==> flow/config.mk <==
export PLATFORM = sky130hd
export DESIGN_NAME = breakout
export DESIGN_NICKNAME = breakout
export VERILOG_FILES = /design/flow/design.v
export SDC_FILE = /design/flow/constraint.sdc
export NUM_CORES = 4
export LEC_CHECK = 0
export ABC_AREA = 0
export CAP_MARGIN = 20
export CORE_MARGIN = 2
export CORE_UTILIZATION = 71
export CTS_CLUSTER_DIAMETER = 256
export CTS_CLUSTER_SIZE = 72
export GPL_ROUTABILITY_DRIVEN = 1
export GPL_TIMING_DRIVEN = 1
export PLACE_DENSITY_LB_ADDON = 0.25
export SETUP_SLACK_MARGIN = -0.43
export SLEW_MARGIN = 25
==> flow/constraint.sdc <==
create_clock -name core_clock -period 7.61 [get_ports {clk}]
set_input_delay 1.5220 -clock core_clock [delete_from_list [all_inputs] [get_ports {clk}]]
set_output_delay 1.5220 -clock core_clock [all_outputs]
set_load 0.01 [all_outputs]
==> flow/design.v <==
module signal_generator(input clk25,
       input rst,
       output hsyncOut,
       output vsyncOut,
       output [9:0] xposOut,
       output [9:0] yposOut);
reg
[9:0] xpos;
reg
[9:0] ypos;
wire
endline = (xpos == 799);
always
@(posedge clk25) begin
 if (rst || endline)
   xpos <= 0;
 else
   xpos <= xpos + 1;
end
always
@(posedge clk25) begin
 if (rst)
  ypos <= 0;
 else if (endline) begin
  if (ypos == 520)
   ypos <= 0;
  else
   ypos <= ypos + 1; 
 end
end
reg
hsync, vsync;
always
@(posedge clk25) begin
 if (rst) begin
 hsync <= 1'b1;
 vsync <= 1'b1;
 end else begin
 hsync <= ~(xpos > 664 && xpos
<= 759);   
 vsync <= ~(ypos == 490 || ypos ==
491);    
 end
end
assign
hsyncOut = hsync;
assign
vsyncOut = vsync;
assign
xposOut = xpos;
assign
yposOut = ypos;
endmodule
module game(input clk25,
    input rst,
    input [9:0] xpos,
    input [9:0] ypos,
    input rota,
    input rotb,
    input de,
    output red,
    output green,
    output blue);
reg [8:0] paddlePosition;
reg [27:0] counter;
always @(posedge clk25)
begin
 if (rst) begin
  counter <= 0;
  paddlePosition <= 160;
 end
 else begin
  counter <= counter + 1;
  if (counter == 250_000)
    begin
      counter <= 0;
if(rota || rotb)
begin
 if(rota) begin
  if(paddlePosition < 520)         
   paddlePosition <= paddlePosition + 3 ; 
 end
 else if(rotb) begin
  if(paddlePosition >= 0)         
   paddlePosition <= paddlePosition - 3;  
 end
end
end
 end
end
reg [9:0] ballX;
reg [8:0] ballY;
reg ballXpos, ballYpos;
reg Xbounce, Ybounce;
wire endOfFrame = (xpos == 0 && ypos == 480);
integer b; 
always @(posedge clk25) begin
 if (rst) begin
  ballX <= 0;
  ballY <= 0;
 end
 else if (endOfFrame) begin  
  if (ballX == 0 && ballY == 0) begin   
  ballX <= 25;
  ballY <= 280;  
  end
  else begin
   if (ballXpos ^ Xbounce) 
    ballX <= ballX + b;  
   else 
    ballX <= ballX - b;  
   if (ballYpos ^ Ybounce) 
    ballY <= ballY + b;   
   else
    ballY <= ballY - b;   
  end
 end 
end
reg [5:0] missTimer; 
reg brick_alive1;
reg brick_alive2;
reg brick_alive3;
reg brick_alive4;
reg brick_alive5;
reg brick_alive6;
reg brick_alive7;
reg brick_alive8;
reg brick_alive9; 
reg brick_alive10;
reg brick_alive11;
reg brick_alive12;
reg brick_alive13;
reg brick_alive14;
reg brick_alive15;
reg brick_alive16;
reg brick_alive17;
reg brick_alive18;
reg brick_alive19;
reg brick_alive20;
reg brick_alive21;
reg brick_alive22;
reg brick_alive23;
reg brick_alive24;
reg brick_alive25;
reg brick_alive26;
reg brick_alive27;
reg brick_alive28;
reg brick_alive29;
reg brick_alive30;
reg brick_alive31;
reg brick_alive32;
reg brick_alive33;
reg brick_alive34;
reg brick_alive35;
reg brick_alive36;
reg brick_alive37;
reg brick_alive38;  
reg brick_alive39;
reg brick_alive40;
reg brick_alive41;
reg brick_alive42;
reg brick_alive43;
reg brick_alive44;
reg brick_alive45; 
reg brick_alive46;
reg brick_alive47;
reg brick_alive48;
reg brick_alive49;
reg brick_alive50;
reg brick_alive51;
reg brick_alive52;
reg brick_alive53;
reg brick_alive54;
reg brick_alive55;
reg brick_alive56;
reg brick_alive57;
reg brick_alive58;
reg brick_alive59;
reg brick_alive60;
reg brick_alive61;
reg brick_alive62;
reg brick_alive63;
reg brick_alive64;
reg brick_alive65;
reg brick_alive66;
reg brick_alive67;
reg brick_alive68;
reg brick_alive69;
reg brick_alive70;
reg brick_alive71;
reg brick_alive72;
reg brick_alive73;
reg brick_alive74;
reg brick_alive75;
reg brick_alive76;
reg brick_alive77;
reg brick_alive78;
reg brick_alive79;
reg brick_alive80;
reg brick_alive81;
reg brick_alive82;
reg brick_alive83;
reg brick_alive84;
reg brick_alive85;
reg brick_alive86;
reg brick_alive87;
reg brick_alive88;
reg brick_alive89;
reg brick_alive90;
reg brick_alive91;
reg brick_alive92;
reg brick_alive93;
reg brick_alive94;
reg brick_alive95;
reg brick_alive96;
wire area = (xpos < 640 && ypos < 480);
wire top = (area && ypos <= 10);
wire bottom = (area && ypos >= 476);
wire left = (area && xpos <= 3);
wire right = (area && xpos >= 637);
wire border = (area && (left || right || top ));
wire brick1 = ((area && xpos >= 13 && xpos <=55 && ypos<=50 && ypos>=30)&& brick_alive1);
wire brick2 = ((area && xpos >= 65 && xpos <=107 && ypos<=50 && ypos>=30)&& brick_alive2);
wire brick3 = ((area && xpos >= 117 && xpos <=159 && ypos<=50 && ypos>=30)&& brick_alive3);
wire brick4 = ((area && xpos >= 169 && xpos <=211 && ypos<=50 && ypos>=30)&& brick_alive4);
wire brick5 = ((area && xpos >= 221 && xpos <=263 && ypos<=50 && ypos>=30)&& brick_alive5);
wire brick6 = ((area && xpos >= 273 && xpos <=315 && ypos<=50 && ypos>=30)&& brick_alive6);
wire brick7 = ((area && xpos >= 325 && xpos <=367 && ypos<=50 && ypos>=30)&& brick_alive7);
wire brick8 = ((area && xpos >= 377 && xpos <=419 && ypos<=50 && ypos>=30)&& brick_alive8);
wire brick9 = ((area && xpos >= 429 && xpos <=471 && ypos<=50 && ypos>=30)&& brick_alive9);
wire brick10 = ((area && xpos >= 481 && xpos <=523 && ypos<=50 && ypos>=30)&& brick_alive10);
wire brick11 = ((area && xpos >= 533 && xpos <=575 && ypos<=50 && ypos>=30)&& brick_alive11);
wire brick12 = ((area && xpos >= 585 && xpos <=627 && ypos<=50 && ypos>=30)&& brick_alive12);
wire brick13 = ((area && xpos >= 13 && xpos <=55 && ypos<=80 && ypos>=60)&& brick_alive13);
wire brick14 = ((area && xpos >= 65 && xpos <=107 && ypos<=80 && ypos>=60)&& brick_alive14);
wire brick15 = ((area && xpos >= 117 && xpos <=159 && ypos<=80 && ypos>=60)&& brick_alive15);
wire brick16 = ((area && xpos >= 169 && xpos <=211 && ypos<=80 && ypos>=60)&& brick_alive16);
wire brick17 = ((area && xpos >= 221 && xpos <=263 && ypos<=80 && ypos>=60)&& brick_alive17);
wire brick18 = ((area && xpos >= 273 && xpos <=315 && ypos<=80 && ypos>=60)&& brick_alive18);
wire brick19 = ((area && xpos >= 325 && xpos <=367 && ypos<=80 && ypos>=60)&& brick_alive19);
wire brick20 = ((area && xpos >= 377 && xpos <=419 && ypos<=80 && ypos>=60)&& brick_alive20);
wire brick21 = ((area && xpos >= 429 && xpos <=471 && ypos<=80 && ypos>=60)&& brick_alive21);
wire brick22 = ((area && xpos >= 481 && xpos <=523 && ypos<=80 && ypos>=60)&& brick_alive22);
wire brick23 = ((area && xpos >= 533 && xpos <=575 && ypos<=80 && ypos>=60)&& brick_alive23);
wire brick24 = ((area && xpos >= 585 && xpos <=627 && ypos<=80 && ypos>=60)&& brick_alive24);
wire brick25 = ((area && xpos >= 13 && xpos <=55 && ypos<=110 && ypos>=90)&& brick_alive25);
wire brick26 = ((area && xpos >= 65 && xpos <=107 && ypos<=110 && ypos>=90)&& brick_alive26);
wire brick27 = ((area && xpos >= 117 && xpos <=159 && ypos<=110 && ypos>=90)&& brick_alive27);
wire brick28 = ((area && xpos >= 169 && xpos <=211 && ypos<=110 && ypos>=90)&& brick_alive28);
wire brick29 = ((area && xpos >= 221 && xpos <=263 && ypos<=110 && ypos>=90)&& brick_alive29);
wire brick30 = ((area && xpos >= 273 && xpos <=315 && ypos<=110 && ypos>=90)&& brick_alive30);
wire brick31 = ((area && xpos >= 325 && xpos <=367 && ypos<=110 && ypos>=90)&& brick_alive31);
wire brick32 = ((area && xpos >= 377 && xpos <=419 && ypos<=110 && ypos>=90)&& brick_alive32);
wire brick33 = ((area && xpos >= 429 && xpos <=471 && ypos<=110 && ypos>=90)&& brick_alive33);
wire brick34 = ((area && xpos >= 481 && xpos <=523 && ypos<=110 && ypos>=90)&& brick_alive34);
wire brick35 = ((area && xpos >= 533 && xpos <=575 && ypos<=110 && ypos>=90)&& brick_alive35);
wire brick36 = ((area && xpos >= 585 && xpos <=627 && ypos<=110 && ypos>=90)&& brick_alive36);
wire brick37 = ((area && xpos >= 13 && xpos <=55 && ypos<=140 && ypos>=120)&& brick_alive37);
wire brick38 = ((area && xpos >= 65 && xpos <=107 && ypos<=140 && ypos>=120)&& brick_alive38);
wire brick39 = ((area && xpos >= 117 && xpos <=159 && ypos<=140 && ypos>=120)&& brick_alive39);
wire brick40 = ((area && xpos >= 169 && xpos <=211 && ypos<=140 && ypos>=120)&& brick_alive40);
wire brick41 = ((area && xpos >= 221 && xpos <=263 && ypos<=140 && ypos>=120)&& brick_alive41);
wire brick42 = ((area && xpos >= 273 && xpos <=315 && ypos<=140 && ypos>=120)&& brick_alive42);
wire brick43 = ((area && xpos >= 325 && xpos <=367 && ypos<=140 && ypos>=120)&& brick_alive43);
wire brick44 = ((area && xpos >= 377 && xpos <=419 && ypos<=140 && ypos>=120)&& brick_alive44);
wire brick45 = ((area && xpos >= 429 && xpos <=471 && ypos<=140 && ypos>=120)&& brick_alive45);
wire brick46 = ((area && xpos >= 481 && xpos <=523 && ypos<=140 && ypos>=120)&& brick_alive46);
wire brick47 = ((area && xpos >= 533 && xpos <=575 && ypos<=140 && ypos>=120)&& brick_alive47);
wire brick48 = ((area && xpos >= 585 && xpos <=627 && ypos<=140 && ypos>=120)&& brick_alive48);
wire brick49 = ((area && xpos >= 13 && xpos <=55 && ypos<=170 && ypos>=150)&& brick_alive49);
wire brick50 = ((area && xpos >= 65 && xpos <=107 && ypos<=170 && ypos>=150)&& brick_alive50);
wire brick51 = ((area && xpos >= 117 && xpos <=159 && ypos<=170 && ypos>=150)&& brick_alive51);
wire brick52 = ((area && xpos >= 169 && xpos <=211 && ypos<=170 && ypos>=150)&& brick_alive52);
wire brick53 = ((area && xpos >= 221 && xpos <=263 && ypos<=170 && ypos>=150)&& brick_alive53);
wire brick54 = ((area && xpos >= 273 && xpos <=315 && ypos<=170 && ypos>=150)&& brick_alive54);
wire brick55 = ((area && xpos >= 325 && xpos <=367 && ypos<=170 && ypos>=150)&& brick_alive55);
wire brick56 = ((area && xpos >= 377 && xpos <=419 && ypos<=170 && ypos>=150)&& brick_alive56);
wire brick57 = ((area && xpos >= 429 && xpos <=471 && ypos<=170 && ypos>=150)&& brick_alive57);
wire brick58 = ((area && xpos >= 481 && xpos <=523 && ypos<=170 && ypos>=150)&& brick_alive58);
wire brick59 = ((area && xpos >= 533 && xpos <=575 && ypos<=170 && ypos>=150)&& brick_alive59);
wire brick60 = ((area && xpos >= 585 && xpos <=627 && ypos<=170 && ypos>=150)&& brick_alive60);
wire brick61 = ((area && xpos >= 13 && xpos <=55 && ypos<=200 && ypos>=180)&& brick_alive61);
wire brick62 = ((area && xpos >= 65 && xpos <=107 && ypos<=200 && ypos>=180)&& brick_alive62);
wire brick63 = ((area && xpos >= 117 && xpos <=159 && ypos<=200 && ypos>=180)&& brick_alive63);
wire brick64 = ((area && xpos >= 169 && xpos <=211 && ypos<=200 && ypos>=180)&& brick_alive64);
wire brick65 = ((area && xpos >= 221 && xpos <=263 && ypos<=200 && ypos>=180)&& brick_alive65);
wire brick66 = ((area && xpos >= 273 && xpos <=315 && ypos<=200 && ypos>=180)&& brick_alive66);
wire brick67 = ((area && xpos >= 325 && xpos <=367 && ypos<=200 && ypos>=180)&& brick_alive67);
wire brick68 = ((area && xpos >= 377 && xpos <=419 && ypos<=200 && ypos>=180)&& brick_alive68);
wire brick69 = ((area && xpos >= 429 && xpos <=471 && ypos<=200 && ypos>=180)&& brick_alive69);
wire brick70 = ((area && xpos >= 481 && xpos <=523 && ypos<=200 && ypos>=180)&& brick_alive70);
wire brick71 = ((area && xpos >= 533 && xpos <=575 && ypos<=200 && ypos>=180)&& brick_alive71);
wire brick72 = ((area && xpos >= 585 && xpos <=627 && ypos<=200 && ypos>=180)&& brick_alive72);
wire brick73 = ((area && xpos >= 13 && xpos <=55 && ypos<=230 && ypos>=210)&& brick_alive73);
wire brick74 = ((area && xpos >= 65 && xpos <=107 && ypos<=230 && ypos>=210)&& brick_alive74);
wire brick75 = ((area && xpos >= 117 && xpos <=159 && ypos<=230 && ypos>=210)&& brick_alive75);
wire brick76 = ((area && xpos >= 169 && xpos <=211 && ypos<=230 && ypos>=210)&& brick_alive76);
wire brick77 = ((area && xpos >= 221 && xpos <=263 && ypos<=230 && ypos>=210)&& brick_alive77);
wire brick78 = ((area && xpos >= 273 && xpos <=315 && ypos<=230 && ypos>=210)&& brick_alive78);
wire brick79 = ((area && xpos >= 325 && xpos <=367 && ypos<=230 && ypos>=210)&& brick_alive79);
wire brick80 = ((area && xpos >= 377 && xpos <=419 && ypos<=230 && ypos>=210)&& brick_alive80);
wire brick81 = ((area && xpos >= 429 && xpos <=471 && ypos<=230 && ypos>=210)&& brick_alive81);
wire brick82 = ((area && xpos >= 481 && xpos <=523 && ypos<=230 && ypos>=210)&& brick_alive82);
wire brick83 = ((area && xpos >= 533 && xpos <=575 && ypos<=230 && ypos>=210)&& brick_alive83);
wire brick84 = ((area && xpos >= 585 && xpos <=627 && ypos<=230 && ypos>=210)&& brick_alive84);
wire brick85 = ((area && xpos >= 13 && xpos <=55 && ypos<=260 && ypos>=240)&& brick_alive85);
wire brick86 = ((area && xpos >= 65 && xpos <=107 && ypos<=260 && ypos>=240)&& brick_alive86);
wire brick87 = ((area && xpos >= 117 && xpos <=159 && ypos<=260 && ypos>=240)&& brick_alive87);
wire brick88 = ((area && xpos >= 169 && xpos <=211 && ypos<=260 && ypos>=240)&& brick_alive88);
wire brick89 = ((area && xpos >= 221 && xpos <=263 && ypos<=260 && ypos>=240)&& brick_alive89);
wire brick90 = ((area && xpos >= 273 && xpos <=315 && ypos<=260 && ypos>=240)&& brick_alive90);
wire brick91 = ((area && xpos >= 325 && xpos <=367 && ypos<=260 && ypos>=240)&& brick_alive91);
wire brick92 = ((area && xpos >= 377 && xpos <=419 && ypos<=260 && ypos>=240)&& brick_alive92);
wire brick93 = ((area && xpos >= 429 && xpos <=471 && ypos<=260 && ypos>=240)&& brick_alive93);
wire brick94 = ((area && xpos >= 481 && xpos <=523 && ypos<=260 && ypos>=240)&& brick_alive94);
wire brick95 = ((area && xpos >= 533 && xpos <=575 && ypos<=260 && ypos>=240)&& brick_alive95);
wire brick96 = ((area && xpos >= 585 && xpos <=627 && ypos<=260 && ypos>=240)&& brick_alive96);
integer a;
wire paddle = (xpos >= paddlePosition+4 && xpos <= paddlePosition+80+a && ypos >= 440 && ypos <= 447); 
wire ball = (xpos >= ballX && xpos <= ballX+5 && ypos >= ballY && ypos <= ballY+5); 
wire background = (area && !(border || paddle || ball));
wire missed = area && missTimer != 0;
assign red   = { missed || border || paddle || ball || brick1 || brick2 || brick3 || brick4 || brick5 || brick6 || brick7 || brick8 
                                                 || brick9 || brick10 || brick11 || brick12 || brick13 || brick14 || brick15 || brick16 
                 || brick17 || brick18 || brick19 || brick20 || brick21 || brick22 || brick23 || brick24 
                 || brick73 || brick74 || brick75 || brick76 || brick77 || brick78 || brick79 || brick80 
                 || brick81 || brick82 || brick83 || brick84 || brick85 || brick86 || brick87 || brick88 
                 || brick89 || brick90 || brick91 || brick92 || brick93 || brick94 || brick95 || brick96};
assign green = {  missed ||  border || paddle ||ball || brick25 || brick26 || brick27 || brick28 || brick29 || brick32
                 || brick33 || brick34 || brick35 || brick36 || brick37 || brick38 || brick39 || brick40 
                 || brick41 || brick42 || brick43 || brick44 || brick45 || brick46 || brick47 || brick48 
                 || brick49 || brick50 || brick51 || brick52 || brick53 || brick54 || brick55 || brick56 
                 || brick57 || brick58 || brick59 || brick60 || brick61 || brick62 || brick63 || brick64 
                 || brick65 || brick66 || brick67 || brick68 || brick69 || brick70 || brick71 || brick72 
                 || brick73 || brick74 || brick75 || brick76 || brick77 || brick78 || brick79 || brick80 
                 || brick81 || brick82 || brick83 || brick84 || brick85 || brick86 || brick87 || brick88 
                 || brick89 || brick90 || brick91 || brick92 || brick93 || brick94 || brick95 || brick96 };
assign blue  = {  missed ||  border || paddle || ball || brick25 || brick26 || brick27 || brick28 || brick29 || brick30 || brick31 || brick32 
                 || brick33 || brick34 || brick35 || brick36 || brick37 || brick38 || brick39 || brick40 
               || brick41 || brick42 || brick43 || brick44 || brick45 || brick46 || brick47 || brick48};
always @(posedge clk25) begin
 if (rst) begin
  Xbounce <= 0;
  Ybounce <= 0;
  ballXpos <= 1;
  ballYpos <= 1;
  missTimer <= 0;
a=4;
b=3;
brick_alive1=1;
brick_alive2=1;
brick_alive3=1;
brick_alive4=1;
brick_alive5=1;
brick_alive6=1;
brick_alive7=1;
brick_alive8=1;
brick_alive9=1;
brick_alive10=1;
brick_alive11=1;
brick_alive12=1;
brick_alive13=1;
brick_alive14=1;
brick_alive15=1;
brick_alive16=1;
brick_alive17=1;
brick_alive18=1;
brick_alive19=1;
brick_alive20=1;
brick_alive21=1;
brick_alive22=1;
brick_alive23=1;
brick_alive24=1;
brick_alive25=1;
brick_alive26=1;
brick_alive27=1;
brick_alive28=1;
brick_alive29=1;
brick_alive30=1;
brick_alive31=1;
brick_alive32=1;
brick_alive33=1;
brick_alive34=1;
brick_alive35=1;
brick_alive36=1;
brick_alive37=1;
brick_alive38=1;
brick_alive39=1;
brick_alive40=1;
brick_alive41=1;
brick_alive42=1;
brick_alive43=1;
brick_alive44=1;
brick_alive45=1;
brick_alive46=1;
brick_alive47=1;
brick_alive48=1;
brick_alive49=1;
brick_alive50=1;
brick_alive51=1;
brick_alive52=1;
brick_alive53=1;
brick_alive54=1;
brick_alive55=1;
brick_alive56=1;
brick_alive57=1;
brick_alive58=1;
brick_alive59=1;
brick_alive60=1;
brick_alive61=1;
brick_alive62=1;
brick_alive63=1;
brick_alive64=1;
brick_alive65=1;
brick_alive66=1;
brick_alive67=1;
brick_alive68=1;
brick_alive69=1;
brick_alive70=1;
brick_alive71=1;
brick_alive72=1;
brick_alive73=1;
brick_alive74=1;
brick_alive75=1;
brick_alive76=1;
brick_alive77=1;
brick_alive78=1;
brick_alive79=1;
brick_alive80=1;
brick_alive81=1;
brick_alive82=1;
brick_alive83=1;
brick_alive84=1;
brick_alive85=1;
brick_alive86=1;
brick_alive87=1;
brick_alive88=1;
brick_alive89=1;
brick_alive90=1;
brick_alive91=1;
brick_alive92=1;
brick_alive93=1;
brick_alive94=1;
brick_alive95=1;
brick_alive96=1;
 end
 else if (!endOfFrame) begin
  if (ball && (left || right))
   Xbounce <= 1;
  if (ball && (top || bottom || (paddle && ballYpos)))
   Ybounce <= 1;
  if (ball && bottom)
   missTimer <= 60; 
   if (de==1'b1) begin
a=4;
b=3;
brick_alive1=1;
brick_alive2=1;
brick_alive3=1;
brick_alive4=1;
brick_alive5=1;
brick_alive6=1;
brick_alive7=1;
brick_alive8=1;
brick_alive9=1; 
brick_alive10=1;
brick_alive11=1;
brick_alive12=1;
brick_alive13=1;
brick_alive14=1;
brick_alive15=1;
brick_alive16=1;
brick_alive17=1;
brick_alive18=1;
brick_alive19=1;
brick_alive20=1;
brick_alive21=1;
brick_alive22=1;
brick_alive23=1;
brick_alive24=1;
brick_alive25=1;
brick_alive26=1;
brick_alive27=1;
brick_alive28=1;
brick_alive29=1;
brick_alive30=1;
brick_alive31=1;
brick_alive32=1;
brick_alive33=1;
brick_alive34=1;
brick_alive35=1;
brick_alive36=1;
brick_alive37=1;
brick_alive38=1;  
brick_alive39=1;
brick_alive40=1;
brick_alive41=1;
brick_alive42=1;
brick_alive43=1;
brick_alive44=1;
brick_alive45=1; 
brick_alive46=1;
brick_alive47=1;
brick_alive48=1;
brick_alive49=1;
brick_alive50=1;
brick_alive51=1;
brick_alive52=1;
brick_alive53=1;
brick_alive54=1;
brick_alive55=1;
brick_alive56=1;
brick_alive57=1;
brick_alive58=1;
brick_alive59=1;
brick_alive60=1;
brick_alive61=1;
brick_alive62=1;
brick_alive63=1;
brick_alive64=1;
brick_alive65=1;
brick_alive66=1;
brick_alive67=1;
brick_alive68=1;
brick_alive69=1;
brick_alive70=1;
brick_alive71=1;
brick_alive72=1;
brick_alive73=1;
brick_alive74=1;
brick_alive75=1;
brick_alive76=1;
brick_alive77=1;
brick_alive78=1;
brick_alive79=1;
brick_alive80=1;
brick_alive81=1;
brick_alive82=1;
brick_alive83=1;
brick_alive84=1;
brick_alive85=1;
brick_alive86=1;
brick_alive87=1;
brick_alive88=1;
brick_alive89=1;
brick_alive90=1;
brick_alive91=1;
brick_alive92=1;
brick_alive93=1;
brick_alive94=1;
brick_alive95=1;
brick_alive96=1;
   end
     if (ball && (area && xpos >= 13 && xpos <=55 && ypos<=50 && ypos>=30)) 
     brick_alive1 = 0;
     if (ball && (area && xpos >= 65 && xpos <=107 && ypos<=50 && ypos>=30)) 
     brick_alive2=0;
     if (ball&& (area && xpos >= 117 && xpos <=159 && ypos<=50 && ypos>=30))
     brick_alive3=0;
     if ( ball && (area && xpos >= 169 && xpos <=211 && ypos<=50 && ypos>=30)) 
    brick_alive4=0;
     if ( ball && (area && xpos >= 221 && xpos <=263 && ypos<=50 && ypos>=30)) 
    brick_alive5=0;
     if ( ball&& (area && xpos >= 273 && xpos <=315 && ypos<=50 && ypos>=30)) 
    brick_alive6=0;
     if (ball&& (area && xpos >= 325 && xpos <=367 && ypos<=50 && ypos>=30)) begin
    brick_alive7=0;
    end
     if ( ball&& (area && xpos >= 377 && xpos <=419 && ypos<=50 && ypos>=30)) begin
    brick_alive8=0;
    end
     if ( ball&& (area && xpos >= 429 && xpos <=471 && ypos<=50 && ypos>=30)) begin
    brick_alive9=0;
    end
     if ( ball && (area && xpos >= 481 && xpos <=523 && ypos<=50 && ypos>=30)) begin
    brick_alive10=0;
    end
     if ( ball && (area && xpos >= 533 && xpos <=575 && ypos<=50 && ypos>=30)) begin
    brick_alive11=0;
    end
     if ( ball && (area && xpos >= 585 && xpos <=627 && ypos<=50 && ypos>=30)) begin
    brick_alive12=0;
    end
     if (ball && (area && xpos >= 13 && xpos <=55 && ypos<=80 && ypos>=60))begin
     brick_alive13 = 0;
    end
     if (ball && (area && xpos >= 65 && xpos <=107 && ypos<=80 && ypos>=60)) begin
     brick_alive14=0;
    end
     if (ball&& (area && xpos >= 117 && xpos <=159 && ypos<=80 && ypos>=60))begin
     brick_alive15=0;
    end
     if ( ball && (area && xpos >= 169 && xpos <=211 && ypos<=80 && ypos>=60)) begin
    brick_alive16=0;
    end
     if ( ball && (area && xpos >= 221 && xpos <=263 && ypos<=80 && ypos>=60)) begin
    brick_alive17=0;
    end
     if ( ball&& (area && xpos >= 273 && xpos <=315 && ypos<=80 && ypos>=60)) begin
    brick_alive18=0;
    end
     if (ball&& (area && xpos >= 325 && xpos <=367 && ypos<=80 && ypos>=60)) begin
    brick_alive19=0;
    end
     if ( ball&& (area && xpos >= 377 && xpos <=419 && ypos<=80 && ypos>=60)) begin
    brick_alive20=0;
    end
     if ( ball&& (area && xpos >= 429 && xpos <=471 && ypos<=80 && ypos>=60)) begin
    brick_alive21=0;
    end
     if ( ball && (area && xpos >= 481 && xpos <=523 && ypos<=80 && ypos>=60)) begin
    brick_alive22=0;
    end
     if ( ball && (area && xpos >= 533 && xpos <=575 && ypos<=80 && ypos>=60)) begin
    brick_alive23=0;
    end
     if ( ball && (area && xpos >= 585 && xpos <=627 && ypos<=80 && ypos>=60)) begin
    brick_alive24=0;
    end
     if (ball && (area && xpos >= 13 && xpos <=55 && ypos<=110 && ypos>=90)) begin
     brick_alive25 = 0;
    end
     if (ball && (area && xpos >= 65 && xpos <=107 && ypos<=110 && ypos>=90)) begin
     brick_alive26=0;
    end
     if (ball&& (area && xpos >= 117 && xpos <=159 && ypos<=110 && ypos>=90))begin
     brick_alive27=0;
    end
     if ( ball && (area && xpos >= 169 && xpos <=211 && ypos<=110 && ypos>=90)) begin
    brick_alive28=0;
    end
     if ( ball && (area && xpos >= 221 && xpos <=263 && ypos<=110 && ypos>=90)) begin
    brick_alive29=0;
    end
     if ( ball&& (area && xpos >= 273 && xpos <=315 && ypos<=110 && ypos>=90)) begin
    brick_alive30=0;
    a=40;
    end
     if (ball&& (area && xpos >= 325 && xpos <=367 && ypos<=110 && ypos>=90)) begin
    brick_alive31=0;
    b=5;
    end
     if ( ball&& (area && xpos >= 377 && xpos <=419 && ypos<=110 && ypos>=90)) begin
    brick_alive32=0;
    end
     if ( ball&& (area && xpos >= 429 && xpos <=471 && ypos<=110 && ypos>=90)) begin
    brick_alive33=0;
    end
     if ( ball && (area && xpos >= 481 && xpos <=523 && ypos<=110 && ypos>=90)) begin
    brick_alive34=0;
    end
     if ( ball && (area && xpos >= 533 && xpos <=575 && ypos<=110 && ypos>=90)) begin
    brick_alive35=0;
    end
     if ( ball && (area && xpos >= 585 && xpos <=627 && ypos<=110 && ypos>=90)) begin
    brick_alive36=0;
    end
     if (ball && (area && xpos >= 13 && xpos <=55 && ypos<=140 && ypos>=120))begin
     brick_alive37 = 0;
    end
     if (ball && (area && xpos >= 65 && xpos <=107 && ypos<=140 && ypos>=120)) begin
     brick_alive38=0;
    end
     if (ball&& (area && xpos >= 117 && xpos <=159 && ypos<=140 && ypos>=120))begin
     brick_alive39=0;
    end
     if ( ball && (area && xpos >= 169 && xpos <=211 && ypos<=140 && ypos>=120)) begin
    brick_alive40=0;
    end
     if ( ball && (area && xpos >= 221 && xpos <=263 && ypos<=140 && ypos>=120)) begin
    brick_alive41=0;
    end
     if ( ball&& (area && xpos >= 273 && xpos <=315 && ypos<=140 && ypos>=120)) begin
    brick_alive42=0;
    end
     if (ball&& (area && xpos >= 325 && xpos <=367 && ypos<=140 && ypos>=120)) begin
    brick_alive43=0;
    end
     if ( ball&& (area && xpos >= 377 && xpos <=419 && ypos<=140 && ypos>=120)) begin
    brick_alive44=0;
    end
     if ( ball&& (area && xpos >= 429 && xpos <=471 && ypos<=140 && ypos>=120)) begin
    brick_alive45=0;
    end
     if ( ball && (area && xpos >= 481 && xpos <=523 && ypos<=140 && ypos>=120)) begin
    brick_alive46=0;
    end
     if ( ball && (area && xpos >= 533 && xpos <=575 && ypos<=140 && ypos>=120)) begin
    brick_alive47=0;
    end
     if ( ball && (area && xpos >= 585 && xpos <=627 && ypos<=140 && ypos>=120)) begin
    brick_alive48=0;
    end
     if (ball && (area && xpos >= 13 && xpos <=55 && ypos<=170 && ypos>=150)) begin
     brick_alive49 = 0;
    end
     if (ball && (area && xpos >= 65 && xpos <=107 && ypos<=170 && ypos>=150)) begin
     brick_alive50=0;
    end
     if (ball&& (area && xpos >= 117 && xpos <=159 && ypos<=170 && ypos>=150))begin
     brick_alive51=0;
    end
     if ( ball && (area && xpos >= 169 && xpos <=211 && ypos<=170 && ypos>=150)) begin
    brick_alive52=0;
    end
     if ( ball && (area && xpos >= 221 && xpos <=263 && ypos<=170 && ypos>=150)) begin
    brick_alive53=0;
    end
     if ( ball&& (area && xpos >= 273 && xpos <=315 && ypos<=170 && ypos>=150)) begin
    brick_alive54=0;
    end
     if (ball&& (area && xpos >= 325 && xpos <=367 && ypos<=170 && ypos>=150)) begin
    brick_alive55=0;
    end
     if ( ball&& (area && xpos >= 377 && xpos <=419 && ypos<=170 && ypos>=150)) begin
    brick_alive56=0;
    end
     if ( ball&& (area && xpos >= 429 && xpos <=471 && ypos<=170 && ypos>=150)) begin
    brick_alive57=0;
    end
     if ( ball && (area && xpos >= 481 && xpos <=523 && ypos<=170 && ypos>=150)) begin
    brick_alive58=0;
    end
     if ( ball && (area && xpos >= 533 && xpos <=575 && ypos<=170 && ypos>=150)) begin
    brick_alive59=0;
    end
     if ( ball && (area && xpos >= 585 && xpos <=627 && ypos<=170 && ypos>=150)) begin
    brick_alive60=0;
    end
     if (ball && (area && xpos >= 13 && xpos <=55 && ypos<=200 && ypos>=180)) begin
     brick_alive61 = 0;
    end
     if (ball && (area && xpos >= 65 && xpos <=107 && ypos<=200 && ypos>=180)) begin
     brick_alive62=0;
    end
     if (ball&& (area && xpos >= 117 && xpos <=159 && ypos<=200 && ypos>=180))begin
     brick_alive63=0;
    end
     if ( ball && (area && xpos >= 169 && xpos <=211 && ypos<=200 && ypos>=180)) begin
    brick_alive64=0;
    end
     if ( ball && (area && xpos >= 221 && xpos <=263 && ypos<=200 && ypos>=180)) begin
    brick_alive65=0;
    end
     if ( ball&& (area && xpos >= 273 && xpos <=315 && ypos<=200 && ypos>=180)) begin
    brick_alive66=0;
    end
     if (ball&& (area && xpos >= 325 && xpos <=367 && ypos<=200 && ypos>=180)) begin
    brick_alive67=0;
    end
     if ( ball&& (area && xpos >= 377 && xpos <=419 && ypos<=200 && ypos>=180)) begin
    brick_alive68=0;
    end
     if ( ball&& (area && xpos >= 429 && xpos <=471 && ypos<=200 && ypos>=180)) begin
    brick_alive69=0;   
    end
     if ( ball && (area && xpos >= 481 && xpos <=523 && ypos<=200 && ypos>=180)) begin
    brick_alive70=0;
    end
     if ( ball && (area && xpos >= 533 && xpos <=575 && ypos<=200 && ypos>=180)) begin
    brick_alive71=0;
    end
     if ( ball && (area && xpos >= 585 && xpos <=627 && ypos<=200 && ypos>=180)) begin
    brick_alive72=0;
    end
     if (ball && (area && xpos >= 13 && xpos <=55 && ypos<=230 && ypos>=210)) begin
     brick_alive73 =0;
    end
     if (ball && (area && xpos >= 65 && xpos <=107 && ypos<=230 && ypos>=210)) begin
     brick_alive74=0;
    end
     if (ball&& (area && xpos >= 117 && xpos <=159 && ypos<=230 && ypos>=210))begin
     brick_alive75=0;
    end
     if ( ball && (area && xpos >= 169 && xpos <=211 && ypos<=230 && ypos>=210)) begin
    brick_alive76=0;
    end
     if ( ball && (area && xpos >= 221 && xpos <=263 && ypos<=230 && ypos>=210)) begin
    brick_alive77=0;
    end
     if ( ball&& (area && xpos >= 273 && xpos <=315 && ypos<=230 && ypos>=210)) begin
    brick_alive78=0;
    end
     if (ball&& (area && xpos >= 325 && xpos <=367 && ypos<=230 && ypos>=210)) begin
    brick_alive79=0;
    end
     if ( ball&& (area && xpos >= 377 && xpos <=419 && ypos<=230 && ypos>=210)) begin
    brick_alive80=0;
    end
     if ( ball&& (area && xpos >= 429 && xpos <=471 && ypos<=230 && ypos>=210)) begin
    brick_alive81=0;
    end
     if ( ball && (area && xpos >= 481 && xpos <=523 && ypos<=230 && ypos>=210)) begin
    brick_alive82=0;
    end
     if ( ball && (area && xpos >= 533 && xpos <=575 && ypos<=230 && ypos>=210)) begin
    brick_alive83=0;
    end
     if ( ball && (area && xpos >= 585 && xpos <=627 && ypos<=230 && ypos>=210)) begin
    brick_alive84=0;
    end
     if (ball && (area && xpos >= 13 && xpos <=55 && ypos<=260 && ypos>=240)) begin
     brick_alive85 = 0;
    end
     if (ball && (area && xpos >= 65 && xpos <=107 && ypos<=260 && ypos>=240)) begin
     brick_alive86=0;
    end
     if (ball&& (area && xpos >= 117 && xpos <=159 && ypos<=260 && ypos>=240))begin
     brick_alive87=0;
    end
     if ( ball && (area && xpos >= 169 && xpos <=211 && ypos<=260 && ypos>=240)) begin
    brick_alive88=0;
    end
     if ( ball && (area && xpos >= 221 && xpos <=263 && ypos<=260 && ypos>=240)) begin
    brick_alive89=0;
    end
     if ( ball&& (area && xpos >= 273 && xpos <=315 && ypos<=260 && ypos>=240)) begin
    brick_alive90=0;
    end
     if (ball&& (area && xpos >= 325 && xpos <=367 && ypos<=260 && ypos>=240)) begin
    brick_alive91=0;
    end
     if ( ball&& (area && xpos >= 377 && xpos <=419 && ypos<=260 && ypos>=240)) begin
    brick_alive92=0;
    end
     if ( ball&& (area && xpos >= 429 && xpos <=471 && ypos<=260 && ypos>=240)) begin
    brick_alive93=0;
    end
     if ( ball && (area && xpos >= 481 && xpos <=523 && ypos<=260 && ypos>=240)) begin
    brick_alive94=0;
    end
     if ( ball && (area && xpos >= 533 && xpos <=575 && ypos<=260 && ypos>=240)) begin
    brick_alive95=0;
    end
     if ( ball && (area && xpos >= 585 && xpos <=627 && ypos<=260 && ypos>=240)) begin
    brick_alive96=0;
    end    
 end
  else begin
  if (ballX == 0 && ballY == 0) begin 
   ballXpos <= 1;
   ballYpos <= 1;
   Xbounce <= 0;
   Ybounce <= 0;
  end 
  else begin
   if (Xbounce)
    ballXpos <= ~ballXpos;
   if (Ybounce)
    ballYpos <= ~ballYpos;   
   Xbounce <= 0;  
   Ybounce <= 0;  
   if (missTimer != 0)
    missTimer <= missTimer - 1;
  end
 end
end  
endmodule
module breakout(
    input  clk,
    input  rst,
    input  rota,
    input  rotb,
    input  de,
    output red,
    output green,
    output blue,
    output hsync,
    output vsync
    );
wire [9:0] xpos;
wire [9:0] ypos;
signal_generator signal_generator_inst(clk, rst, hsync, vsync, xpos, ypos);
game game_inst(clk, rst, xpos, ypos, ~rota, ~rotb, ~de, red, green, blue);
endmodule
==> flow/run.sh <==
#!/bin/bash
# the make line also repeats each setting of config.mk as NAME=value (left out here)
make -C /OpenROAD-flow-scripts/flow DESIGN_CONFIG=/design/flow/config.mk WORK_HOME=/design/flow/orfs CLKGATE_MAP_FILE= finish
==> results of run 1 <==
stage by stage:
| stage | total power (W) | hold slack [ns] |
|---|---|---|
| final | 0.001968 | 0.4729 |
| after global routing | 0.002022 | 0.4928 |
| after CTS | 0.001967 | 0.4701 |
| after detailed placement | 0.001117 | 0.4528 |
| after global placement | 0.001114 | 0.4356 |
| after floorplan | 0.001088 | 0.4258 |
layout make-up:
cell class	count	area, um2
inverter	57	214.0
clock buffer	17	425.4
tap	188	235.2
fill	1097	3349
clock inverter	14	152.6
sequential	186	3724
multi-input combinational	1019	6914
timing repair buffer	22	187.7
layer usage:
metal,routed length [um],global-route usage (%)
met5,0,0
met4,953,13.04
met3,2553,6.819
met2,13180,58.29
met1,12060,46.76
==> results_slide.txt, run 1 <==
Implementation Results

Pwr
  – Top power group: sequential cells
  – Sequential Power Share: 50.0%
  – Largest vdd supply drop: 0.1618 mV
  – Leak: approximately 4.4 nW
  – NetSw: 0.0005141 W
  – Comb pwr share: 5.9%
  – Comb. pwr: 0.000115 W
  – Sequential power: 0.000983 W
  – P_clk: 0.000869 W
  – Power per cell area: approximately 170 nW/um2
  – Internal: 0.001453 W
  – Clock power share: between 40% and 50%
  – Switch share: 26.13%

Detailed routing
  – N_diodes: 0
  – Vias: 10070
  – Routed Antenna Nets: 0
  – Wire length per cell: 19.13 um
  – Routed vias/inst: roughly 6.7
  – Routed wire length: 28750 um
  – Drt first pass iters: 8
  – DRC viols: 0
  – Initial DRC Count: 1103

Critical path
  – FF-to-FF path depth: 11
  – Worst Setup SP: game_inst.paddlePosition[2]$_SDFFE_PP0P_
  – Crit Reg-Reg Startpoint: game_inst.ballYpos$_SDFFE_PP1P_
  – Crit path cell chain: ha_1 -> inv_1 -> fa_1 -> nor2_1 -> a21oi_1 -> nor2b_1 -> o21ai_0 -> o21ai_0 -> a21oi_1 -> xor2_1 -> ha_1 -> nand4_1 -> a21oi_1 -> a21oi_1 -> o211a_1 -> nor4_1 -> nor4b_1 -> o21ai_0 -> clkdlybuf4s50_1
  – Crit. path cell count: 19
  – CP startpoint kind: flip-flop
  – Critical R2R Capture: game_inst.ballY[8]$_SDFFE_PP0P_
  – Crit path max-delay family: simple AND/OR/NAND/NOR gates
  – Worst Path Max Fanout: 8
  – Worst path required time: 6.09 ns
  – Crit path capture: blue
  – Crit path buf inv count: 2
  – Most used cell, CP: a21oi_1
  – Worst setup EP type: output port
  – Worst EP arrival: around 5.0 ns
  – Setup CP Type: reg2out
  – Reg-to-reg slack, setup: 3.84 ns
  – Slowest library cell on the worst path: nor4b_1
  – CP peak stage delay: 0.57 ns

Synthesis
  – Warnings, synthesis: 2
  – Yosys top cell by area: dfxtp_1
  – Flip-flops with a built-in enable: 0
  – Synth top cell by count: dfxtp_1
  – Yosys simple share: 20.86%
  – Unique cell types: 77
  – Yosys reg bits: 186
  – XOR/XNOR Area Share: 7.363%
  – Floorplan net count: 1432
  – Ao+oa area frac: 21.55%
  – Synth Area in Adders: 11.92%
  – Post-Synthesis Cells: roughly 1300
  – Top cells by count, synth: 186 x dfxtp_1, 154 x nor2_1, 112 x a21oi_1, 103 x nand2_1, 99 x ha_1
  – Yosys cell count: 1324
  – YS chip area: around 11000 um2
  – MUX area fraction: less than 1%
  – Seq share, synth: 33.66%
  – Top cells by area: dfxtp_1 34%, ha_1 11%, nor2_1 5.2%, a21oi_1 5.1%, o22a_1 3.7%
  – Syn avg cell area: 8.355 um2
  – Top-area cell share: between 30% and 40%
  – Main synth FF type: dfxtp_1
  – Largest logic family: AND-OR/OR-AND gates
  – Post-Syn Area: 11060 um2
  – Post-synth ARST share: 0%

Global route
  – Initial antenna violation count: 0
  – Total gr overflow: 0
  – First-pass GRT wire length: 47110 um
  – Largest net degree at the start of global routing: 95
  – Number of global-route vias before repair: 9561
  – Tot GR Track Use: 35.52%

Timing
  – Fmax: 0.1533 GHz
  – Worst Tran Pin Value: roughly 1.0 ns
  – Setup TNS: 0 ns
  – Clk_skew: roughly 0.017 ns
  – Final min period: 6.525 ns
  – Final Hold Fails: 0
  – Unrepaired setup endpoints after global routing: no
  – Tcrit/Tclk final: a little under nine tenths
  – Final setup vio count: 0
  – Final Max Tran Viols: 0
  – Rel. slew slack: ~30%
  – Setup WS post-layout: between 1 and 1.5 ns

Min path
  – Hold depth: 1
  – Worst Min Path Start: game_inst.brick_alive12$_SDFFE_PP1P_
  – Worst Hold Class: reg2reg
  – Hold EP: game_inst.brick_alive12$_SDFFE_PP1P_

Layout
  – Final Non-Filler Cells: 1503
  – Post-route cell area: approximately 12000 um2
  – Area Overhead vs Synth: 7.148%
  – Utilization after layout: 77.97%
  – # nets final: ~1400

Clock tree
  – Post-CTS Hold Fix Bufs: 0
  – CTS tree: built
  – Worst-path clk slew: 0.07 ns
  – Clock Sinks: 186
  – Post-CTS setup buffer count: 0
  – CTS root buffer: clkbuf_16
  – PostCTS Resize Cnt: 0
  – Worst-Skew Late Latency: ~0.45 ns
  – H-Tree Depth: 4
  – Clock buffer depth: 2
  – TritonCTS Buffers: 17

Job
  – Log Warnings: 37
  – Max Cap Violations: 0

Die
  – I/O pin cnt: 10
  – Chip width: 128.8 um
  – Fp util: 72.77%
  – Chip Height: 128.8 um
  – Row count: 45
  – Die area: 16590 um2
  – Core Area: between 15000 and 20000 um2

Outcome
  – Status: complete, no violations

Placement
  – Gpl congestion: 0.9328
  – Dpl ws: 1.642 ns
  – Placed Instance Area: ~11000 um2
  – I/O Buffers: 9
  – Dpl hpwl: 19940 um
  – Placed cells: roughly 1500
==> run 2: changes to the inputs <==
ABC_AREA = 1   (was 0)
CORE_UTILIZATION = 72   (was 71)
CTS_CLUSTER_DIAMETER = not set   (was 256)
CTS_CLUSTER_SIZE = 10   (was 72)
GPL_ROUTABILITY_DRIVEN = not set   (was 1)
GPL_TIMING_DRIVEN = not set   (was 1)
PLACE_DENSITY_LB_ADDON = 0.07   (was 0.25)
SETUP_SLACK_MARGIN = 1.7   (was -0.43)
SLEW_MARGIN = 20   (was 25)
clock period = 5.97 ns   (was 7.61 ns; I/O delays follow)
==> run 2 against run 1 <==
First-iteration DRC count is 0.91% lower. Still clean. Largest cell class unchanged. Final area is 16% higher. Clock skew is 0.0047 ns lower. Critical endpoint is now game_inst.Ybounce$_SDFFE_PP0P_.
==> results_slide.txt, run 2 <==
Implementation Results

Pwr
  – Power per cell area: 191.3 nW/um2 (was 166.0 nW/um2)
  – Clock power share: 45.0% (was 44.2%)
  – Internal: 0.001876 W (was 0.001453 W)
  – Largest vdd supply drop: 0.2185 mV (was 0.1618 mV)
  – Sequential Power Share: 47.6% (was 50.0%)
  – Leak: 6.072 nW (was 4.378 nW)
  – Switch share: 28.49% (was 26.13%)
  – Comb pwr share: 7.4% (was 5.9%)
  – Comb. pwr: 0.000193 W (was 0.000115 W)
  – Sequential power: 0.00125 W (was 0.000983 W)
  – NetSw: 0.0007474 W (was 0.0005141 W)
  – P_clk: 0.00118 W (was 0.000869 W)
  – Top power group: sequential cells (unchanged)

Clock tree
  – Post-CTS Hold Fix Bufs: 0 (unchanged)
  – TritonCTS Buffers: 17 (unchanged)
  – Clock Sinks: 186 (unchanged)
  – CTS root buffer: clkbuf_16 (unchanged)
  – CTS tree: built (unchanged)
  – H-Tree Depth: 4 (unchanged)
  – Worst-path clk slew: 0.08 ns (was 0.07 ns)
  – Clock buffer depth: 2 (unchanged)
  – Worst-Skew Late Latency: 0.46 ns (was 0.45 ns)

Synthesis
  – Top cells by area: dfxtp_1 30%, nand2_1 11%, ha_1 9.9%, nor2_1 9.0%, a21oi_1 5.6% (was dfxtp_1 34%, ha_1 11%, nor2_1 5.2%, a21oi_1 5.1%, o22a_1 3.7%)
  – Post-Synthesis Cells: 1843 (was 1324)
  – Syn avg cell area: 6.769 um2 (was 8.355 um2)
  – Top cells by count, synth: 370 x nand2_1, 299 x nor2_1, 186 x dfxtp_1, 178 x inv_1, 139 x a21oi_1 (was 186 x dfxtp_1, 154 x nor2_1, 112 x a21oi_1, 103 x nand2_1, 99 x ha_1)
  – MUX area fraction: 0% (was 0.5429%)
  – Main synth FF type: dfxtp_1 (unchanged)
  – Warnings, synthesis: 2 (unchanged)
  – Synth top cell by count: nand2_1 (was dfxtp_1)
  – Post-synth ARST share: 0% (unchanged)
  – Seq share, synth: 29.85% (was 33.66%)
  – XOR/XNOR Area Share: 4.142% (was 7.363%)
  – Yosys simple share: 33.31% (was 20.86%)
  – Unique cell types: 56 (was 77)
  – YS chip area: 12480 um2 (was 11060 um2)
  – Top-area cell share: 29.85% (was 33.66%)
  – Yosys top cell by area: dfxtp_1 (unchanged)
  – Yosys cell count: 1843 (was 1324)
  – Flip-flops with a built-in enable: 0 (unchanged)
  – Synth Area in Adders: 10.57% (was 11.92%)
  – Largest logic family: simple AND/OR/NAND/NOR gates (was AND-OR/OR-AND gates)
  – Yosys reg bits: 186 (unchanged)
  – Post-Syn Area: 12480 um2 (was 11060 um2)
  – Ao+oa area frac: 13.42% (was 21.55%)
  – Floorplan net count: 1951 (was 1432)

Global route
  – Number of global-route vias before repair: 11930 (was 9561)
  – Largest net degree at the start of global routing: 75 (was 95)
  – First-pass GRT wire length: 56000 um (was 47110 um)
  – Tot GR Track Use: 37.71% (was 35.52%)
  – Initial antenna violation count: 0 (unchanged)
  – Total gr overflow: 0 (unchanged)

Min path
  – Worst Hold Class: reg2reg (unchanged)
  – Hold depth: 2 (was 1)
  – Worst Min Path Start: game_inst.Ybounce$_SDFFE_PP0P_ (was game_inst.brick_alive12$_SDFFE_PP1P_)
  – Hold EP: game_inst.Ybounce$_SDFFE_PP0P_ (was game_inst.brick_alive12$_SDFFE_PP1P_)

Timing
  – Final Max Tran Viols: 0 (unchanged)
  – Fmax: approximately 0.23 GHz
  – WHS: 0.4717 ns (was 0.4729 ns)
  – Final min period: 4.376 ns
  – Rel. slew slack: 30.65% (was 30.20%)
  – Final Hold Fails: 0 (unchanged)
  – Unrepaired setup endpoints after global routing: yes (was no)
  – Final setup vio count: 0 (unchanged)
  – Clk_skew: 0.01203 ns (was 0.01668 ns)
  – Tcrit/Tclk final: 73.29% (was 85.74%)
  – Setup TNS: 0 ns (unchanged)
  – Worst Tran Pin Value: 1.033 ns (was 1.045 ns)

Layout
  – Area Overhead vs Synth: 9.909% (was 7.148%)
  – Comb area: 7861 um2 (was 6914 um2)
  – # fillers: 1218 (was 1097)
  – # nets final: 1966 (was 1411)
  – FF/Latch Area: 3771 um2 (was 3724 um2)

Die
  – Chip width: 135.6 um (was 128.8 um)
  – Chip Height: 135.6 um (was 128.8 um)
  – Fp util: 72.89% (was 72.77%)
  – Core Area: 17120 um2 (was 15200 um2)
  – Row count: 48 (was 45)
  – I/O pin cnt: 10 (unchanged)
  – Die area: 18400 um2 (was 16590 um2)

Detailed routing
  – Drt first pass iters: 8 (unchanged)
  – Routed Antenna Nets: 0 (unchanged)
  – Wire length per cell: 16.56 um (was 19.13 um)
  – Routed vias/inst: 6.072 (was 6.701)
  – Initial DRC Count: 1093 (was 1103)
  – Routed wire length: 34720 um (was 28750 um)
  – N_diodes: 0 (unchanged)
  – Vias: 12730 (was 10070)
  – DRC viols: 0 (unchanged)

Critical path
  – Crit path capture: game_inst.Ybounce$_SDFFE_PP0P_ (was blue)
  – Worst path required time: 6.38 ns (was 6.09 ns)
  – Most used cell, CP: buf_4 (was a21oi_1)
  – Setup CP Type: reg2reg (was reg2out)
  – Worst EP arrival: 4.78 ns (was 5.00 ns)
  – Crit path max-delay family: buffers and inverters (was simple AND/OR/NAND/NOR gates)
  – Worst setup EP type: flip-flop (was output port)
  – Crit Reg-Reg Startpoint: game_inst.paddlePosition[4]$_SDFFE_PP0P_ (was game_inst.ballYpos$_SDFFE_PP1P_)
  – Crit path buf inv count: 16 (was 2)
  – Worst Path Max Fanout: 5 (was 8)
  – Crit. path cell count: 31 (was 19)
  – CP startpoint kind: flip-flop (unchanged)
  – FF-to-FF path depth: 31 (was 11)
  – Critical R2R Capture: game_inst.Ybounce$_SDFFE_PP0P_ (was game_inst.ballY[8]$_SDFFE_PP0P_)
  – Worst Setup SP: game_inst.paddlePosition[4]$_SDFFE_PP0P_ (was game_inst.paddlePosition[2]$_SDFFE_PP0P_)
  – CP peak stage delay: 0.37 ns (was 0.57 ns)
  – Slowest library cell on the worst path: dfxtp_4 (was nor4b_1)
  – Reg-to-reg slack, setup: 1.59 ns (was 3.84 ns)

Outcome
  – Status: complete, no violations (unchanged)

Placement
  – Dpl hpwl: 23660 um (was 19940 um)
  – I/O Buffers: 9 (unchanged)
  – Gpl congestion: 1.027 (was 0.9328)

Job
  – Max Cap Violations: 0 (unchanged)
  – Log Warnings: 38 (was 37)
run 2: per-stage QoR:
step	setup slack, ns	instance area (um2)	total power (W)	utilization, %	std cells
after floorplan	2.168	12480	0.001425	-	1843
after global placement	1.410	12620	0.001458	73.74	2037
after detailed placement	1.263	12620	0.001461	73.74	2037
after CTS	1.702	13640	0.002615	79.69	2096
after global routing	1.442	13710	0.002686	80.11	2096
final	1.594	13710	0.002624	80.11	2096
run 2: per-layer routing:
metal,GRT usage (%),share of wire (%),vias to the layer above
li1,-,-,6120
met1,47.78,42,5856
met2,61.76,46,598
met3,7.146,8.1,153
met4,18.29,4.2,0
met5,0,0,-
run 2: final cells by class:
class	instances	share of cell area (%)
inverter	204	5.612
multi-input combinational	1403	57.33
clock buffer	17	3.102
sequential	186	27.50
clock inverter	15	1.414
tap	225	2.053
timing repair buffer	46	2.984
run 2: repair_timing:
item	4_1_cts	5_1_grt
resized	70	28
setup buffers	27	0
pin swaps	15	17
endpoints found under the setup margin	3	4
==> run 3: changes to the inputs <==
ABC_AREA = not set   (was 1)
CORE_UTILIZATION = 40   (was 72)
CTS_CLUSTER_SIZE = not set   (was 10)
PLACE_DENSITY_LB_ADDON = not set   (was 0.07)
SETUP_SLACK_MARGIN = 3.75   (was 1.7)
clock period = 13.3 ns   (was 5.97 ns; I/O delays follow)
==> run 3 against run 2 <==
Largest cell class unchanged. Count of clock-buffer cells in the layout stayed put. Global-route usage down 17 points. Critical path depth is 14 lower. Clock power decreased by 54%. Wire length shrank 16%. Combinational power decreased by 65%. Largest power group unchanged. Final area fell by 12%. Area after synthesis fell by 11%. Still clean on timing, DRC and antenna.
==> results_slide.txt, run 3 <==
Implementation Results

Timing
  – Fmax: 0.1292 GHz
  – Rel. slew slack: 29.36% (was 30.65%)
  – Final Hold Fails: 0 (unchanged)
  – Final min period: 7.739 ns
  – Clk_skew: 0.01656 ns (was 0.01203 ns)
  – Final setup vio count: 0 (unchanged)
  – Final Max Tran Viols: 0 (unchanged)
  – Setup TNS: 0 ns (unchanged)
  – Tcrit/Tclk final: 58.19% (was 73.29%)
  – Worst Tran Pin Value: 1.054 ns (was 1.033 ns)
  – Unrepaired setup endpoints after global routing: no (was yes)

Synthesis
  – Post-Synthesis Cells: 1324 (was 1843)
  – YS chip area: 11060 um2 (was 12480 um2)
  – Top cells by area: dfxtp_1 34%, ha_1 11%, nor2_1 5.2%, a21oi_1 5.1%, o22a_1 3.7% (was dfxtp_1 30%, nand2_1 11%, ha_1 9.9%, nor2_1 9.0%, a21oi_1 5.6%)
  – XOR/XNOR Area Share: 7.363% (was 4.142%)
  – Yosys reg bits: 186 (unchanged)
  – Yosys cell count: 1324 (was 1843)
  – Post-synth ARST share: 0% (unchanged)
  – Seq share, synth: 33.66% (was 29.85%)
  – Floorplan net count: 1432 (was 1951)
  – Top-area cell share: 33.66% (was 29.85%)
  – MUX area fraction: 0.5429% (was 0%)
  – Top cells by count, synth: 186 x dfxtp_1, 154 x nor2_1, 112 x a21oi_1, 103 x nand2_1, 99 x ha_1 (was 370 x nand2_1, 299 x nor2_1, 186 x dfxtp_1, 178 x inv_1, 139 x a21oi_1)
  – Largest logic family: AND-OR/OR-AND gates (was simple AND/OR/NAND/NOR gates)
  – Warnings, synthesis: 2 (unchanged)
  – Syn avg cell area: 8.355 um2 (was 6.769 um2)
  – Post-Syn Area: 11060 um2 (was 12480 um2)
  – Yosys simple share: 20.86% (was 33.31%)
  – Synth Area in Adders: 11.92% (was 10.57%)
  – Synth top cell by count: dfxtp_1 (was nand2_1)
  – Flip-flops with a built-in enable: 0 (unchanged)
  – Unique cell types: 77 (was 56)
  – Yosys top cell by area: dfxtp_1 (unchanged)
  – Main synth FF type: dfxtp_1 (unchanged)
  – Ao+oa area frac: 21.55% (was 13.42%)

Pwr
  – Switch share: 27.73% (was 28.49%)
  – Leak: 4.411 nW (was 6.072 nW)
  – Sequential power: 0.000562 W (was 0.00125 W)
  – Largest vdd supply drop: 0.07830 mV (was 0.2185 mV)
  – Internal: 0.0008452 W (was 0.001876 W)
  – Comb. pwr: 0.0000669 W (was 0.000193 W)
  – Top power group: sequential cells (unchanged)
  – Power per cell area: 96.48 nW/um2 (was 191.3 nW/um2)
  – NetSw: 0.0003242 W (was 0.0007474 W)
  – Sequential Power Share: 48.1% (was 47.6%)
  – Comb pwr share: 5.7% (was 7.4%)
  – Clock power share: 46.2% (was 45.0%)
  – P_clk: 0.000540 W (was 0.00118 W)

Global route
  – Number of global-route vias before repair: 9005 (was 11930)
  – Largest net degree at the start of global routing: 95 (was 75)
  – Total gr overflow: 0 (unchanged)
  – First-pass GRT wire length: 47720 um (was 56000 um)
  – Initial antenna violation count: 0 (unchanged)
  – Tot GR Track Use: 20.54% (was 37.71%)

Critical path
  – FF-to-FF path depth: 16 (was 31)
  – Crit. path cell count: 17 (was 31)
  – Worst path required time: 10.64 ns (was 6.38 ns)
  – Crit path cell chain: ha_1 -> ha_1 -> a21oi_1 -> nor2b_1 -> o21ai_0 -> o21ai_0 -> a21oi_1 -> xor2_1 -> ha_1 -> nand4_1 -> a21oi_1 -> a21oi_1 -> o211a_1 -> nor4_1 -> nor4b_1 -> o21ai_0 -> clkdlybuf4s50_1
  – Crit path buf inv count: 1 (was 16)
  – Worst EP arrival: 5.08 ns (was 4.78 ns)
  – Most used cell, CP: a21oi_1 (was buf_4)
  – CP peak stage delay: 0.54 ns (was 0.37 ns)
  – Worst Path Max Fanout: 10 (was 5)
  – Crit path max-delay family: AND-OR/OR-AND gates (was buffers and inverters)
  – Crit path capture: blue (was game_inst.Ybounce$_SDFFE_PP0P_)
  – Worst Setup SP: game_inst.paddlePosition[4]$_SDFFE_PP0P_ (unchanged)
  – Worst setup EP type: output port (was flip-flop)
  – Critical R2R Capture: game_inst.Ybounce$_SDFFE_PP0P_ (unchanged)
  – Slowest library cell on the worst path: dfxtp_1 (was dfxtp_4)
  – CP startpoint kind: flip-flop (unchanged)
  – Crit Reg-Reg Startpoint: game_inst.paddlePosition[4]$_SDFFE_PP0P_ (unchanged)
  – Setup CP Type: reg2out (was reg2reg)
  – Reg-to-reg slack, setup: 9.79 ns (was 1.59 ns)

Clock tree
  – Post-CTS Hold Fix Bufs: 0 (unchanged)
  – Clock buffer depth: 2 (unchanged)
  – H-Tree Depth: 4 (unchanged)
  – CTS tree: built (unchanged)
  – TritonCTS Buffers: 17 (unchanged)
  – Post-CTS setup buffer count: 0 (was 27)
  – Worst-Skew Late Latency: 0.44 ns (was 0.46 ns)
  – CTS root buffer: clkbuf_16 (unchanged)
  – Worst-path clk slew: 0.08 ns (about the same)
  – PostCTS Resize Cnt: 0 (was 70)
  – Clock Sinks: 186 (unchanged)

Job
  – Log Warnings: 37 (was 38)
  – Max Cap Violations: 0 (unchanged)

Detailed routing
  – N_diodes: 0 (unchanged)
  – Wire length per cell: 17.64 um (was 16.56 um)
  – Drt first pass iters: 5 (was 8)
  – DRC viols: 0 (unchanged)
  – Initial DRC Count: 788 (was 1093)
  – Routed vias/inst: 5.797 (was 6.072)
  – Vias: 9611 (was 12730)
  – Routed Antenna Nets: 0 (unchanged)
  – Routed wire length: 29250 um (was 34720 um)

Layout
  – Area Overhead vs Synth: 9.580% (was 9.909%)
  – # nets final: 1412 (was 1966)
  – Post-route cell area: 12120 um2 (was 13710 um2)
  – Utilization after layout: 44.85% (was 80.11%)

Die
  – I/O pin cnt: 10 (unchanged)
  – Core Area: 27030 um2 (was 17120 um2)
  – Chip width: 170.3 um (was 135.6 um)
  – Die area: 29000 um2 (was 18400 um2)
  – Fp util: 40.93% (was 72.89%)
  – Chip Height: 170.3 um (was 135.6 um)
  – Row count: 60 (was 48)

Min path
  – Worst Min Path Start: game_inst.brick_alive3$_SDFFE_PP1P_ (was game_inst.Ybounce$_SDFFE_PP0P_)
  – Hold EP: game_inst.brick_alive3$_SDFFE_PP1P_ (was game_inst.Ybounce$_SDFFE_PP0P_)
  – Hold depth: 1 (was 2)
  – Worst Hold Class: reg2reg (unchanged)

Placement
  – Placed Instance Area: 11480 um2 (was 12620 um2)
  – Gpl congestion: 0.8653 (was 1.027)
  – Dpl hpwl: 20440 um (was 23660 um)
  – I/O Buffers: 9 (unchanged)

Outcome
  – Status: complete, no violations (unchanged)
[run 3: per-layer routing]
metal  vias up  global-route usage, %  routed length, um
met3        37                  2.837               1214
met5         -                      0                  0
met1      4577                  28.63              14140
met4         0                  5.686                523
met2       217                  33.16              13370
li1       4780                      -                  -
[run 3: per-stage QoR]
step	hold WS [ns]	total power [W]	std cells	setup WS (ns)
3_3_place_gp	0.4446	0.0006403	1626	6.168
4_1_cts	0.4719	0.001180	1658	5.530
3_5_place_dp	0.4536	0.0006414	1626	6.001
5_1_grt	0.4855	0.001213	1658	5.055
2_1_floorplan	0.4258	0.0006224	1324	7.400
6_report	0.4721	0.001169	1658	5.561
[run 3: final cells by class]
| class | count | area (um2) |
|---|---|---|
| Timing Repair Buffer | 23 | 195.2 |
| Inverter | 57 | 214.0 |
| Sequential cell | 186 | 3724 |
| Multi-Input combinational cell | 1019 | 6929 |
| Clock buffer | 17 | 425.4 |
| Clock inverter | 15 | 207.7 |
| Fill cell | 2679 | 14900 |
| Tap cell | 341 | 426.7 |
==> run 4: changes to the inputs <==
CORE_UTILIZATION = 72   (was 40)
SETUP_SLACK_MARGIN = not set   (was 3.75)
clock period = 16.7 ns   (was 13.3 ns; I/O delays follow)
==> run 4 against run 3 <==
Wire length shrank 4.1%. Register-to-register slack better by 3.3 ns. Clock skew decreased by 0.0068 ns. Count of clock-buffer cells in the layout unchanged. Critical path type unchanged.
==> results_slide.txt, run 4 <==
Implementation Results

Die
  – Core Area: 15090 um2 (was 27030 um2)
  – Fp util: 73.31% (was 40.93%)
  – Chip Height: 128.0 um (was 170.3 um)
  – Die area: 16370 um2 (was 29000 um2)
  – Row count: 45 (was 60)
  – I/O pin cnt: 10 (unchanged)

Clock tree
  – CTS tree: built (unchanged)
  – PostCTS Resize Cnt: 0 (unchanged)
  – Post-CTS Hold Fix Bufs: 0 (unchanged)
  – TritonCTS Buffers: 17 (unchanged)
  – Worst-Skew Late Latency: 0.43 ns (was 0.44 ns)
  – Worst-path clk slew: 0.07 ns (was 0.08 ns)
  – Post-CTS setup buffer count: 0 (unchanged)
  – CTS root buffer: clkbuf_16 (unchanged)
  – Clock Sinks: 186 (unchanged)
  – Clock buffer depth: 2 (unchanged)

Critical path
  – Crit path cell chain: ha_1 -> ha_1 -> a21oi_1 -> nor2b_1 -> o21ai_0 -> o21ai_0 -> a21oi_1 -> xor2_1 -> ha_1 -> nand4_1 -> a21oi_1 -> a21oi_1 -> o211a_1 -> nor4_1 -> nor4b_1 -> o21ai_0 -> clkdlybuf4s50_1 (unchanged)
  – Worst EP arrival: 5.17 ns (was 5.08 ns)
  – Crit path max-delay family: AND-OR/OR-AND gates (unchanged)
  – Worst Setup SP: game_inst.paddlePosition[4]$_SDFFE_PP0P_ (unchanged)
  – Worst setup EP type: output port (unchanged)
  – Worst path required time: 13.36 ns (was 10.64 ns)
  – Crit Reg-Reg Startpoint: game_inst.ballX[0]$_SDFFE_PP0P_ (was game_inst.paddlePosition[4]$_SDFFE_PP0P_)
  – Setup CP Type: reg2out (unchanged)
  – Crit path capture: blue (unchanged)
  – CP startpoint kind: flip-flop (unchanged)
  – Crit. path cell count: 17 (unchanged)
  – Worst Path Max Fanout: 10 (unchanged)
  – FF-to-FF path depth: 14 (was 16)
  – Crit path buf inv count: 1 (unchanged)
  – CP peak stage delay: 0.69 ns (was 0.54 ns)
  – Slowest library cell on the worst path: nor4b_1 (was dfxtp_1)
  – Critical R2R Capture: game_inst.brick_alive7$_SDFFE_PP1P_ (was game_inst.Ybounce$_SDFFE_PP0P_)
  – Reg-to-reg slack, setup: 13.05 ns (was 9.79 ns)

Timing
  – Final min period: between 8 and 9 ns
  – Clk_skew: 0.009728 ns (was 0.01656 ns)
  – Final Hold Fails: 0 (unchanged)
  – Worst Tran Pin Value: 1.061 ns (was 1.054 ns)
  – Setup WS post-layout: 8.193 ns (was 5.561 ns)
  – Fmax: 0.1175 GHz
  – Final Max Tran Viols: 0 (unchanged)
  – Unrepaired setup endpoints after global routing: no (unchanged)
  – Setup TNS: 0 ns (unchanged)
  – Tcrit/Tclk final: 50.94% (was 58.19%)

Synthesis
  – Seq share, synth: 33.66% (unchanged)
  – Yosys top cell by area: dfxtp_1 (unchanged)
  – Syn avg cell area: 8.355 um2 (unchanged)
  – Flip-flops with a built-in enable: 0 (unchanged)
  – Main synth FF type: dfxtp_1 (unchanged)
  – XOR/XNOR Area Share: 7.363% (unchanged)
  – YS chip area: 11060 um2 (unchanged)
  – Yosys reg bits: 186 (unchanged)
  – Warnings, synthesis: 2 (unchanged)
  – Largest logic family: AND-OR/OR-AND gates (unchanged)
  – Post-Synthesis Cells: 1324 (unchanged)
  – Unique cell types: 77 (unchanged)
  – Floorplan net count: 1432 (unchanged)
  – Yosys cell count: 1324 (unchanged)
  – Top-area cell share: 33.66% (unchanged)
  – Top cells by count, synth: 186 x dfxtp_1, 154 x nor2_1, 112 x a21oi_1, 103 x nand2_1, 99 x ha_1 (unchanged)
  – Post-Syn Area: 11060 um2 (unchanged)
  – MUX area fraction: 0.5429% (unchanged)
  – Synth Area in Adders: 11.92% (unchanged)
  – Yosys simple share: 20.86% (unchanged)
  – Top cells by area: dfxtp_1 34%, ha_1 11%, nor2_1 5.2%, a21oi_1 5.1%, o22a_1 3.7% (unchanged)
  – Synth top cell by count: dfxtp_1 (unchanged)
  – Ao+oa area frac: 21.55% (unchanged)

Global route
  – Tot GR Track Use: 34.95% (was 20.54%)
  – Largest net degree at the start of global routing: 95 (unchanged)
  – Total gr overflow: 0 (unchanged)
  – First-pass GRT wire length: 46060 um (was 47720 um)
  – Number of global-route vias before repair: 9285 (was 9005)
  – Initial antenna violation count: 0 (unchanged)

Outcome
  – Status: complete, no violations (unchanged)

Placement
  – Dpl hpwl: 19640 um (was 20440 um)
  – Dpl ws: 8.793 ns (was 6.001 ns)
  – I/O Buffers: 9 (unchanged)

Detailed routing
  – Drt first pass iters: 6 (was 5)
  – Routed wire length: 28050 um (was 29250 um)
  – Vias: 9879 (was 9611)
  – Routed Antenna Nets: 0 (unchanged)
  – Routed vias/inst: 6.568 (was 5.797)
  – Wire length per cell: 18.65 um (was 17.64 um)
  – Initial DRC Count: 1165 (was 788)

Layout
  – FF/Latch Area: 3724 um2 (unchanged)
  – Post-route cell area: 11850 um2 (was 12120 um2)
  – Area Overhead vs Synth: 7.103% (was 9.580%)
  – Comb area: 6923 um2 (was 6929 um2)
  – # nets final: 1412 (unchanged)

Pwr
  – Largest vdd supply drop: 0.08116 mV (was 0.07830 mV)
  – Switch share: 25.50% (was 27.73%)
  – NetSw: 0.0002260 W (was 0.0003242 W)
  – Clock power share: 43.6% (was 46.2%)
  – Sequential Power Share: 50.5% (was 48.1%)
  – Internal: 0.0006601 W (was 0.0008452 W)
  – Sequential power: 0.000448 W (was 0.000562 W)
  – Comb. pwr: 0.0000521 W (was 0.0000669 W)
  – P_clk: 0.000386 W (was 0.000540 W)

Job
  – Max Cap Violations: 0 (unchanged)
  – Log Warnings: 39 (was 37)

Min path
  – Hold depth: 1 (unchanged)
  – Worst Hold Class: reg2reg (unchanged)
run 4: cell type report:
type	count	share of cell area, %
clock buffer	17	3.591
inverter	57	1.806
sequential	186	31.43
multi-input combinational	1019	58.43
timing repair buffer	23	1.647
tap	188	1.985
clock inverter	14	1.109
run 4: metrics by stage:
step / hold WS, ns / utilization [%] / total power, W / cells
after CTS: 0.4711 / 78.47 / 0.0008869 / 1504
after global placement: 0.4414 / 74.73 / 0.0005078 / 1472
final: 0.4701 / 78.52 / 0.0008860 / 1504
after detailed placement: 0.4530 / 74.78 / 0.0005086 / 1473
after floorplan: 0.4258 / - / 0.0004957 / 1324
after global routing: 0.4876 / 78.52 / 0.0009111 / 1504
run 4: metal layers:
metal	part of all wire (%)	global-route usage (%)	up-vias
li1	-	-	4773
met1	42	46.39	4631
met2	46	55.55	404
met3	8.3	7.262	71
met4	3.6	14.80	0
met5	0	0	-
Power is estimated from default activity; no workload was simulated.
